## unified_computing_system
module unified_computing_system (
    input      [15:0] d_a,           
    input      [15:0] d_b,           
    input      [1:0]  op_code,       
    input             clk,
    input             rstn,
    input             en_a,           
    input             en_b,           
    input             en_result,      
    input             cin,            
    input             bin,            
    output reg [31:0] result,         
    output reg [15:0] remainder,      
    output reg        cout,           
    output reg        bout,           
    output reg        overflow_flag,  
    output reg        error_flag      
);
Settings: LEC_CHECK=0, CAP_MARGIN=20, CORE_MARGIN=2, CORE_UTILIZATION=71, CTS_CLUSTER_SIZE=81, PLACE_DENSITY_LB_ADDON=0.07, SLEW_MARGIN=20, TNS_END_PERCENT=5; clock period 25.3 ns.
run.sh (not shown) runs the stock make flow with config.mk's settings and CLKGATE_MAP_FILE=.
The starting point completed, yet does not pass: setup timing.
Then changed:
ABC_AREA = 1   (was not set)
CORE_UTILIZATION = 40   (was 71)
CTS_CLUSTER_SIZE = not set   (was 81)
GPL_ROUTABILITY_DRIVEN = 0   (was not set)
PLACE_DENSITY_LB_ADDON = not set   (was 0.07)
TNS_END_PERCENT = not set   (was 5)
clock period = 26.0 ns   (was 25.3 ns; I/O delays follow)
The new run completed with no timing, DRC or antenna violations.
Design area came out higher by 2.1%.
Global-route usage decreases by 23 points.
Area after synthesis is higher by 5.2%.
Worst setup slack improves by 4.2 ns.
Then changed:
ABC_AREA = not set   (was 1)
CORE_UTILIZATION = 66   (was 40)
GPL_ROUTABILITY_DRIVEN = not set   (was 0)
clock period = 14.1 ns   (was 26.0 ns; I/O delays follow)
=> Now the flow completed and failed the layout checks on capacitance limit, slew limit, setup timing; design area went up by 10%; global-route usage went up by 30 points; die size went down by 42%; via count went up by 30%; final cell count went down by 8.5%; count of clock-buffer cells in the layout does not change; non-clock buffer count went up by 445; worst hold slack improves by 0.031 ns.
Then changed:
CORE_UTILIZATION = 65   (was 66)
clock period = 21.2 ns   (was 14.1 ns; I/O delays follow)
The changed run reached the layout checks and failed them: setup timing.
Via count falls by 4.4%.
Count of clock-buffer cells in the layout is unchanged.
Design area hardly moves.
Register-to-register slack gets better by 11 ns.
Fmax rises by 14%.
Global-route usage falls by 3.3 points.
Sequential share of layout area hardly moves.
Routed wire length falls by about 10%.
Cell count falls by about 0.5%.

========
## build 48
unified_computing_system again, from the RTL that the note above started with.
export LEC_CHECK = 0
export CAP_MARGIN = 20
export CORE_MARGIN = 2
export CORE_UTILIZATION = 59
export CTS_CLUSTER_DIAMETER = 370
export CTS_CLUSTER_SIZE = 94
export SLEW_MARGIN = 20
create_clock -name core_clock -period 12.7 [get_ports {clk}]
In build 48 the implementation ran to completion but is not tape-out ready, as the final checks report negative setup slack.
> inputs changed (build 48 -> build 38)
- changing CTS_CLUSTER_SIZE from 94 to 99
- setting ABC_AREA to 1 for the first time
- setting PLACE_DENSITY to 0.37 for the first time
==> comparison <==
[flow] build 48 | stages: complete | final checks: fail | reason: negative setup slack. Complete run, failing final checks: build 38, reason negative setup slack. Compared to build 48, build 38 has combinational fraction of the cell area 3.9 points lower. Going from build 48 to build 38, total track usage shrinks by 3.8 points. Maximum number of pins on one net before global-route repair, build 48 and build 38: higher on build 48. Delta (build 38 minus build 48): distinct cell type count after synthesis went down; minimum hold slack shrank by 17 ps. [build 38] clock tree buffer count of the final layout rose 1 relative to build 48. Build 38: instance tally after logic synthesis is 20% higher than what build 48 reported.
### build 38 -> build 95
- a change of CORE_UTILIZATION from 59 to 69
- an added TNS_END_PERCENT of 10
- an added SETUP_SLACK_MARGIN of 2.87
Notes after the runs:
- Status: build 95 FAILED at global routing (5_1_grt) (tool error)
- Area of the core delta (build 95 − build 38): favourable
- The xor/xnor cell area share of the yosys netlist of build 38 and that of build 95 are within noise of each other.
- Reported for build 95 and build 38, yosys-reported design area after synthesis turned out identical to the last digit.
- The run showing the smaller die outline area is build 95.
- Compared with build 38, in build 95 global placement routability congestion went up, placed cell count down 58.
- Build 95 against build 38: number of setup buffers added after CTS now sits lower; total placed instance area now smaller.
Relative to build 95, the following input files were edited for build 97:
- PLACE_DENSITY removed (was 0.37)
- CTS_CLUSTER_DIAMETER removed (was 370)
- SETUP_SLACK_MARGIN removed (was 2.87)
- TNS_END_PERCENT removed (was 10)
- ABC_AREA removed (was 1)
- CTS_CLUSTER_SIZE removed (was 99)
- the clock period (ns, I/O delays scaled along) changed from 12.7 to 25.9
Notes after the runs:
- Final checks on build 97, whose flow otherwise completed, came back failing, citing negative setup slack.
- Part of the Yosys area used for sequential elements (higher): build 97
- Compared build 95 against build 97; number of H-tree levels within noise.
- Between build 95 and build 97, the flow reports horizontal die dimension decreasing by a few percent.
- The area of the chip in build 95 is 1.05 times that in build 97.
- Number of cells in Yosys stat (build 97 / build 95): 0.830
- Final weighted congestion of routability-driven global placement ended up about 4.5% higher on build 97 than on build 95.
- Between build 95 and build 97, the flow reports placed cell count decreasing by more than 10%.
- Diff build 95 -> build 97 | number of nets at floorplan | decrease of about 14%
- NOTE: die height in build 97 falls short of that of build 95
- Area reported by Yosys stat in build 97 is 1100 sq um lower than in build 95
[inputs] build 24 vs build 97
- SETUP_SLACK_MARGIN now 3.17, previously not set
- ABC_AREA now 1, previously not set
- CTS_CLUSTER_DIAMETER now 375, previously not set
- CORE_UTILIZATION now 72, was 69
- the clock period (ns, I/O delays scaled along) now 10.7, was 25.9
### Flow results
- global routing (5_1_grt): build 24 exited with error
- The die of build 24 is larger than the one used in build 97.
- Between build 97 and build 24, netlist area before placement increased.
- Relative to build 97, the part of the Yosys area used for sequential elements of build 24 is lower by 0.41 points.
- Cmp build 97 and build 24 / total instance count after detailed placement / higher: build 24
- As of build 24, post-synthesis average cell area had fallen by more than 10% compared to build 97.
- Taking build 24 as 1.0, build 97 lands at 0.830 on synthesized cell count.
- Build 24: vertical die dimension higher than build 97
Relative to build 24, the following input files were edited for build 33:
- clearing CTS_CLUSTER_DIAMETER, which used to be 375
- swapping 72 for 40 in CORE_UTILIZATION
- clearing ABC_AREA, which used to be 1
- clearing SETUP_SLACK_MARGIN, which used to be 3.17
- swapping 10.7 for 26.0 in the clock period (ns, I/O delays scaled along)
[summary]
Build 33: all stages complete, timing, DRC and antenna checks passed
Build 33 ended up with a lower placed cell count than build 24 did.
Cmp build 33 vs build 24: synthesized area per cell higher in build 33
The run showing the greater synthesized netlist cell count is build 24.
Compared with build 24, in build 33 full die area rose by 69%; height of the die rose by 30%; yosys-reported design area after synthesis moved down.

========
unified_computing_system again, from the RTL that the note above started with.
export LEC_CHECK = 0
export CAP_MARGIN = 20
export CORE_MARGIN = 2
export CORE_UTILIZATION = 69
export CTS_CLUSTER_DIAMETER = 370
export CTS_CLUSTER_SIZE = 94
export PLACE_DENSITY = 0.37
export SLEW_MARGIN = 20
export TNS_END_PERCENT = 10
create_clock -name core_clock -period 12.7 [get_ports {clk}]
The baseline failed in global routing (5_1_grt) on GRT-0232.
Change:
CORE_UTILIZATION = 12   (was 69)
CTS_CLUSTER_DIAMETER = not set   (was 370)
CTS_CLUSTER_SIZE = not set   (was 94)
PLACE_DENSITY = not set   (was 0.37)
TNS_END_PERCENT = not set   (was 10)
clock period = 33.5 ns   (was 12.7 ns; I/O delays follow)
The new run finished with timing, DRC and antenna clean; synthesized cell count is unchanged; area after synthesis is unchanged; die size rose to 5.6 times its value.
Change:
ABC_AREA = 1   (was not set)
CORE_UTILIZATION = 40   (was 12)
MAX_ROUTING_LAYER = met4   (was not set)
PLACE_DENSITY_LB_ADDON = 0.17   (was not set)
clock period = 26.0 ns   (was 33.5 ns; I/O delays follow)
After rerunning: The new run passed the timing, DRC and antenna checks; synthesized cell count rises by 20%; non-clock buffer count rises by 90; cell count falls by 19%; count of clock-buffer cells in the layout is unchanged; worst setup slack loses 0.88 ns; die area falls by 68%; utilization rises by 33 points.
Change:
CAP_MARGIN = 0   (was 20)
CORE_UTILIZATION = 60   (was 40)
GPL_ROUTABILITY_DRIVEN = 0   (was not set)
HOLD_SLACK_MARGIN = 0.02   (was not set)
MAX_ROUTING_LAYER = not set   (was met4)
PLACE_DENSITY_LB_ADDON = not set   (was 0.17)
SETUP_SLACK_MARGIN = 5.0   (was not set)
SLEW_MARGIN = 5   (was 20)
TNS_END_PERCENT = 95   (was not set)
=>
- final cell count drops by a few percent
- setup slack loses 0.32 ns
- design area climbs by a little under a tenth
- routed wire length climbs by a few percent
- clock skew climbs by 0.0039 ns
- register-to-register slack loses 0.32 ns

========
Setup of job 7334:
Starting RTL as in the previous note.
clock: 10.7 ns
lec_check: 0
abc_area: 1
cap_margin: 20
core_margin: 2
core_utilization: 72
cts_cluster_diameter: 375
cts_cluster_size: 10
setup_slack_margin: 3.17
slew_margin: 20
tns_end_percent: 10
The log for job 7334 ends in global routing with error GRT-0116, so the run never completed.
What job 6672 does differently from job 7334 at the input level:
- SETUP_SLACK_MARGIN removed (was 3.17)
- ABC_AREA removed (was 1)
- TNS_END_PERCENT removed (was 10)
- PLACE_DENSITY_LB_ADDON newly set to 0.01
- CTS_CLUSTER_SIZE removed (was 10)
- CTS_CLUSTER_DIAMETER removed (was 375)
- the clock period (ns, I/O delays scaled along) changed from 10.7 to 26.5
- For the instance count of the mapped netlist, job 6672 came in 17% lower than job 7334 did.
- When job 6672 is measured against job 7334, its horizontal extent of the die turns out about 2.5% lower.
- Job 6672 -> job 7334: CTS buffer count delta 0, exact match
- Completing all stages was not enough for job 6672: its layout failed the final checks because of negative setup slack.
- Comparing job 6672 and job 7334, area fraction in and, or, nand and nor cells is lower on job 6672.
- Cell row count down about 3% in job 6672 wrt job 7334
- Relative to job 7334, the final estimated routing congestion in global placement measured on job 6672 has increased by a few percent.
- Job 6672 against job 7334: area reported by Yosys stat moved down, portion of netlist area occupied by mux cells moved up, number of top-level pins level.
- Area after synthesis improves in job 6672 relative to job 7334.
- Taking job 6672 as 1.0, job 7334 lands at 1.17 on synthesized netlist net count.
Here is what was changed in the inputs of job 7315 compared with job 6672.
- PLACE_DENSITY_LB_ADDON: 0.01 -> unset
- CORE_UTILIZATION: 72 -> 40
- the clock period (ns, I/O delays scaled along): 26.5 -> 25.9
==> comparison <==
Job 7315 went all the way through the flow, and no timing, DRC or antenna check failed. Of job 7315 and job 6672, the run reporting the lower layout buffer count excluding clock buffers was job 6672. Between job 7315 and job 6672, area added between synthesis and finish is higher for job 7315, job 6672 comes in under that. Sequential share of layout area down 0.36 points in job 7315 wrt job 6672. Relative to job 6672, register-to-register slack increased by 0.52 ns in job 7315. The standard cell with the maximum stage delay on the critical path comes out or3b_4 in one run and or4_4 in the other, namely in job 7315 and job 6672 respectively.
